==> sierra: inputs <==
// alu_top
module alu_top (
    input             clk,
    input      [15:0] a,
    input      [15:0] b,
    input      [2:0]  opcode,
    input      [1:0]  mode,
    output reg [31:0] result,
    output reg        eq
);
    reg [15:0] a_q;
    reg [15:0] b_q;
    reg [2:0]  opcode_q;
    reg [1:0]  mode_q;
    wire [31:0] alu_out;
    wire        alu_eq;
    ALU u_alu (.a(a_q), .b(b_q), .opcode(opcode_q), .mode(mode_q),
               .outALU(alu_out), .eq(alu_eq));
    always @(posedge clk) begin
        a_q      <= a;
        b_q      <= b;
        opcode_q <= opcode;
        mode_q   <= mode;
        result   <= alu_out;
        eq       <= alu_eq;
    end
endmodule
clock: 72.0 ns
lec_check: 0
abc_area: 1
cap_margin: 15
core_margin: 2
core_utilization: 68
cts_cluster_diameter: 351
max_routing_layer: met4
setup_slack_margin: 0.66
slew_margin: 20
tns_end_percent: 5
run.sh (not shown) runs the stock make flow with config.mk's settings and CLKGATE_MAP_FILE=.
==> garnet: changes against sierra <==
==> flow/config.mk (replaced) <==
export PLATFORM = sky130hd
export DESIGN_NAME = alu_top
export DESIGN_NICKNAME = alu_top
export VERILOG_FILES = /design/flow/design.v
export SDC_FILE = /design/flow/constraint.sdc
export NUM_CORES = 4
export LEC_CHECK = 0
export CAP_MARGIN = 20
export CORE_MARGIN = 2
export CORE_UTILIZATION = 64
export SLEW_MARGIN = 20
==> flow/constraint.sdc (replaced) <==
create_clock -name core_clock -period 73.8 [get_ports {clk}]
set_input_delay 14.7600 -clock core_clock [delete_from_list [all_inputs] [get_ports {clk}]]
set_output_delay 14.7600 -clock core_clock [all_outputs]
set_load 0.01 [all_outputs]
==> changes_impl.md <==
### Physical design

* FP Util at 0.648
* Failing step: global routing (5_1_grt)
* Status: did not finish
* Mapped Cells at between 4,000 and 5,000
* Synth cell types at around 120
* Mux cell area share at 0.0436
* Dominant comb cell: adder cells
* Placer Congestion at roughly 1.1
* Synth Cell Area at ~37,000 sq um
* Error message: [ERROR GRT-0116] Global routing finished with congestion. Check the congestion regions in the DRC Viewer.
-- figures above: garnet

==> changes_impl.md <==
### Physical design

* Final WS setup at -2.46 ns
* Synth cell types at between 90 and 100
* Yosys reg bits at ~70
* Dominant comb cell: simple AND/OR/NAND/NOR gates
* CTS-repair resized insts at just under 90
* Mux cell area share at 0.000291
* Layout check fault list: negative setup slack
* Mapped Cells at 5,895
* Final setup fails at 2
* Status: finished with violations
* FP Util at 0.688
-- figures above: sierra



==> run a <==
Starting RTL as in the previous note.
clock: 50.3 ns
lec_check: 0
abc_area: 0
cap_margin: 15
core_aspect_ratio: 0.54
core_margin: 4
core_utilization: 50
cts_cluster_diameter: 79
setup_slack_margin: 0.66
slew_margin: 20
tns_end_percent: 85
==> inputs of run b, as changes to run a <==
Settings changed: CORE_ASPECT_RATIO 0.54 to default, CORE_MARGIN 4 to 2, CORE_UTILIZATION 50 to 72, CTS_CLUSTER_DIAMETER 79 to 339, CTS_CLUSTER_SIZE from default to 31, MAX_ROUTING_LAYER from default to met4, TNS_END_PERCENT 85 to 5.
==> flow/constraint.sdc (replaced) <==
create_clock -name core_clock -period 73.8 [get_ports {clk}]
set_input_delay 14.7600 -clock core_clock [delete_from_list [all_inputs] [get_ports {clk}]]
set_output_delay 14.7600 -clock core_clock [all_outputs]
set_load 0.01 [all_outputs]
==> inputs of run c, as changes to run a <==
Settings changed: ABC_AREA 0 to 1, CELL_PAD_IN_SITES_GLOBAL_PLACEMENT from default to 3, CORE_ASPECT_RATIO 0.54 to default, CORE_MARGIN 4 to 9, CORE_UTILIZATION 50 to 34, CTS_CLUSTER_DIAMETER 79 to 44, CTS_CLUSTER_SIZE from default to 40.
==> results <==
metric                                                                        run c                           run b                       run a
Register Area                                                            1436 sq um                               -                  1423 sq um
Critical path arrival                                                      72.12 ns                               -                    84.73 ns
Routed length on met3                                                  4670 microns                               -               34290 microns
Hpwl dp                                                              124100 microns                  146200 microns              143800 microns
Complex Gates by Area                                                        16.38%                          27.02%                      27.02%
Die outline height                                                    355.4 microns                   229.5 microns               206.8 microns
Final core utilization                                                       55.07%                               -                      77.51%
Status                                                   complete, but fails checks       aborted with a tool error  complete, but fails checks
Last stage reached                                                                -  clock tree synthesis (4_1_cts)                           -
Layout check failures                                                  setup timing                               -                setup timing
Detailed-route wire length on metal 1                                 72980 microns                               -               81550 microns
Count of cell instances traversed by the critical path                          618                               -                         465
Setup slack after placement                                               -23.97 ns                       -13.62 ns                   -34.12 ns
Clock slew at reported path FFs                                             0.07 ns                               -                     0.08 ns
CTS tree                                                                        yes                               -                         yes
Hold_buf cts                                                                      0                               -                           0
Plain + repair buffers                                                         2408                               -                        1897
Row Count                                                                       123                              82                          72
Proportion of synthesized chip area in sequential cells                      3.622%                          3.828%                      3.828%
Effective utilization at floorplan                                           34.35%                          72.97%                      50.80%


==> inputs of maple <==
==> flow/design.v <==
module alu_top (
    input             clk,
    input      [15:0] a,
    input      [15:0] b,
    input      [2:0]  opcode,
    input      [1:0]  mode,
    output reg [31:0] result,
    output reg        eq
);
    reg [15:0] a_q;
    reg [15:0] b_q;
    reg [2:0]  opcode_q;
    reg [1:0]  mode_q;
    wire [31:0] alu_out;
    wire        alu_eq;
    ALU u_alu (.a(a_q), .b(b_q), .opcode(opcode_q), .mode(mode_q),
               .outALU(alu_out), .eq(alu_eq));
    always @(posedge clk) begin
        a_q      <= a;
        b_q      <= b;
        opcode_q <= opcode;
        mode_q   <= mode;
        result   <= alu_out;
        eq       <= alu_eq;
    end
endmodule

`timescale 1ns / 1ps
module logic_unit(a,b,opcode,outlu,eq);
input [15:0] a;
input [15:0] b;
input [2:0] opcode;
output [31:0] outlu;
output eq;
reg [31:0] outlu;
reg eq;
always@(a,b,opcode)
begin
	case(opcode)
	3'b000: outlu = {16'h0000, (a & b)};
	3'b001: outlu = {16'h0000, (a | b)};
	3'b010: outlu = {16'h0000, (a ^ b)};
	3'b011: outlu = {16'h0000, (~ a)};	
	default outlu = 32'h00000000;
	endcase
end
always@(a,b)
begin
	if( a == b) begin
	eq = 1;
	end
	else begin
	eq = 0;
	end
end
endmodule
`timescale 1ns / 1ps
module arith(a,b,opcode,outau);
input [15:0] a;
input [15:0] b;
input [2:0] opcode;
output [31:0] outau;
reg [31:0] outau;
always@(a,b,opcode)
begin
	case(opcode)
	3'b000: outau = {16'h0000, a + b};
	3'b001: outau = a * b;
	3'b010: if (a > b) begin
		outau = a - b;
		end
		else begin
		outau = b - a;
		end
	3'b011: if (a > b) begin
		outau = (b == 16'h0000) ? 32'hFFFFFFFF : a / b;
		end
		else begin
		outau = (a == 16'h0000) ? 32'hFFFFFFFF : b / a;
		end
	3'b100: outau = a + 1;
	3'b101: outau = a - 1;
	default outau = 32'h00000000;
	endcase
end
endmodule
`timescale 1ns / 1ps
module crypto(a,opcode,outcu);
input [15:0] a;
input [2:0] opcode;
output reg [31:0] outcu;
integer i;
always@(a,opcode)
begin
	outcu = 32'h00000000;
	case(opcode)
    3'b000: outcu = (a>>1) ^ a;
    3'b001: begin
        for (i=0; i<16; i=i+1) begin
        outcu[i] = ^(a>>i);  
    end
    end
	default outcu = 32'h00000000;
	endcase
end   
endmodule
`timescale 1ns / 1ps
module ALU( a, b, opcode, mode, outALU, eq);
input [15:0] a;
input [15:0] b;
input [2:0] opcode;
input [1:0] mode;
output [31:0] outALU;
output  eq;
reg [31:0] outALU;
reg eq;
wire [31:0] outau;
wire [31:0] outlu;
wire [31:0] outcu;
wire teq;
arith a1 (.a(a), .b(b), .opcode(opcode), .outau(outau));
logic_unit l1 (.a(a), .b(b), .opcode(opcode), .outlu(outlu), .eq(teq));
crypto d1 (.a(a),.opcode(opcode), .outcu(outcu));
always@(*)
begin
	if(mode == 2'b00) begin
	outALU = outlu;
	end
	else if (mode == 2'b01) begin
	outALU = outau;
	end
	else if (mode == 2'b10) begin
	outALU = outcu;
	end
	else begin
	outALU = 32'h00000000;
	end
	eq = teq;
end
endmodule
==> flow/run.sh <==
#!/bin/bash
# the make line also repeats each setting of config.mk as NAME=value (left out here)
make -C /OpenROAD-flow-scripts/flow DESIGN_CONFIG=/design/flow/config.mk WORK_HOME=/design/flow/orfs CLKGATE_MAP_FILE= finish
==> flow/config.mk <==
export PLATFORM = sky130hd
export DESIGN_NAME = alu_top
export DESIGN_NICKNAME = alu_top
export VERILOG_FILES = /design/flow/design.v
export SDC_FILE = /design/flow/constraint.sdc
export NUM_CORES = 4
export LEC_CHECK = 0
export ABC_AREA = 0
export CAP_MARGIN = 15
export CORE_MARGIN = 2
export CORE_UTILIZATION = 72
export CTS_CLUSTER_DIAMETER = 351
export CTS_CLUSTER_SIZE = 33
export MAX_ROUTING_LAYER = met4
export SETUP_SLACK_MARGIN = 0.66
export SLEW_MARGIN = 20
export TNS_END_PERCENT = 5
==> flow/constraint.sdc <==
create_clock -name core_clock -period 72.0 [get_ports {clk}]
set_input_delay 14.4000 -clock core_clock [delete_from_list [all_inputs] [get_ports {clk}]]
set_output_delay 14.4000 -clock core_clock [all_outputs]
set_load 0.01 [all_outputs]
==> tundra: changes against maple <==
ABC_AREA = default   (was 0)
CAP_MARGIN = 20   (was 15)
CELL_PAD_IN_SITES_DETAIL_PLACEMENT = 2   (was default)
CORE_UTILIZATION = 40   (was 72)
CTS_CLUSTER_DIAMETER = default   (was 351)
CTS_CLUSTER_SIZE = default   (was 33)
MAX_ROUTING_LAYER = default   (was met4)
SETUP_SLACK_MARGIN = 5.0   (was 0.66)
TNS_END_PERCENT = 45   (was 5)
==> flow/constraint.sdc (replaced) <==
create_clock -name core_clock -period 90.0 [get_ports {clk}]
set_input_delay 18.0000 -clock core_clock [delete_from_list [all_inputs] [get_ports {clk}]]
set_output_delay 18.0000 -clock core_clock [all_outputs]
set_load 0.01 [all_outputs]
==> fjord: changes against maple <==
ABC_AREA = default   (was 0)
CAP_MARGIN = 20   (was 15)
CORE_UTILIZATION = 57   (was 72)
CTS_CLUSTER_DIAMETER = default   (was 351)
CTS_CLUSTER_SIZE = default   (was 33)
MAX_ROUTING_LAYER = default   (was met4)
SETUP_SLACK_MARGIN = default   (was 0.66)
==> flow/constraint.sdc (replaced) <==
create_clock -name core_clock -period 73.8 [get_ports {clk}]
set_input_delay 14.7600 -clock core_clock [delete_from_list [all_inputs] [get_ports {clk}]]
set_output_delay 14.7600 -clock core_clock [all_outputs]
set_load 0.01 [all_outputs]
==> delta: changes against maple <==
ABC_AREA = default   (was 0)
CAP_MARGIN = 20   (was 15)
CORE_UTILIZATION = 70   (was 72)
CTS_CLUSTER_DIAMETER = 363   (was 351)
CTS_CLUSTER_SIZE = default   (was 33)
SETUP_SLACK_MARGIN = default   (was 0.66)
TNS_END_PERCENT = default   (was 5)
==> flow/constraint.sdc (replaced) <==
create_clock -name core_clock -period 83.8 [get_ports {clk}]
set_input_delay 16.7600 -clock core_clock [delete_from_list [all_inputs] [get_ports {clk}]]
set_output_delay 16.7600 -clock core_clock [all_outputs]
set_load 0.01 [all_outputs]
==> comparison <==
- In delta the register-to-register slack is higher than in fjord, by 11 ns.
- In delta the count of clock-buffer cells in the layout is higher than in fjord, by 2.
- In synthesized cell count, tundra and fjord do not differ.
- tundra failed in clock tree synthesis with DPL-0033. delta produced a layout that fails on negative setup slack. maple ended with an error in clock tree synthesis on DPL-0038. fjord produced a layout that fails on negative setup slack.
==> figures <==
|  | tundra | maple | delta | fjord |
|---|---|---|---|---|
| Critical path peak fanout | - | - | 9 | 10 |
| Area share of buffers outside the clock network | - | - | 0.124 | 0.268 |
| Layout overhead on the synthesized area | - | - | 23.0% | 47.4% |
| Register-to-register setup slack | - | - | -1.44 ns | -11.97 ns |
| Number of routed nets with antenna violations | - | - | 0 | 0 |
| Result of the run | did not finish | did not finish | complete, but fails checks | complete, but fails checks |
| Last stage reached | clock tree synthesis | clock tree synthesis | - | - |
| Violated checks | - | - | negative setup slack | negative setup slack |
| DRC marker count from the first detailed-route iteration | - | - | 6294 | 5950 |
| Clock-cell share | - | - | 0.00723 | 0.00607 |
| Number of non-clock inverters in the layout | - | - | 362 | 362 |
| Overflow left after global routing | - | - | 0 | 0 |
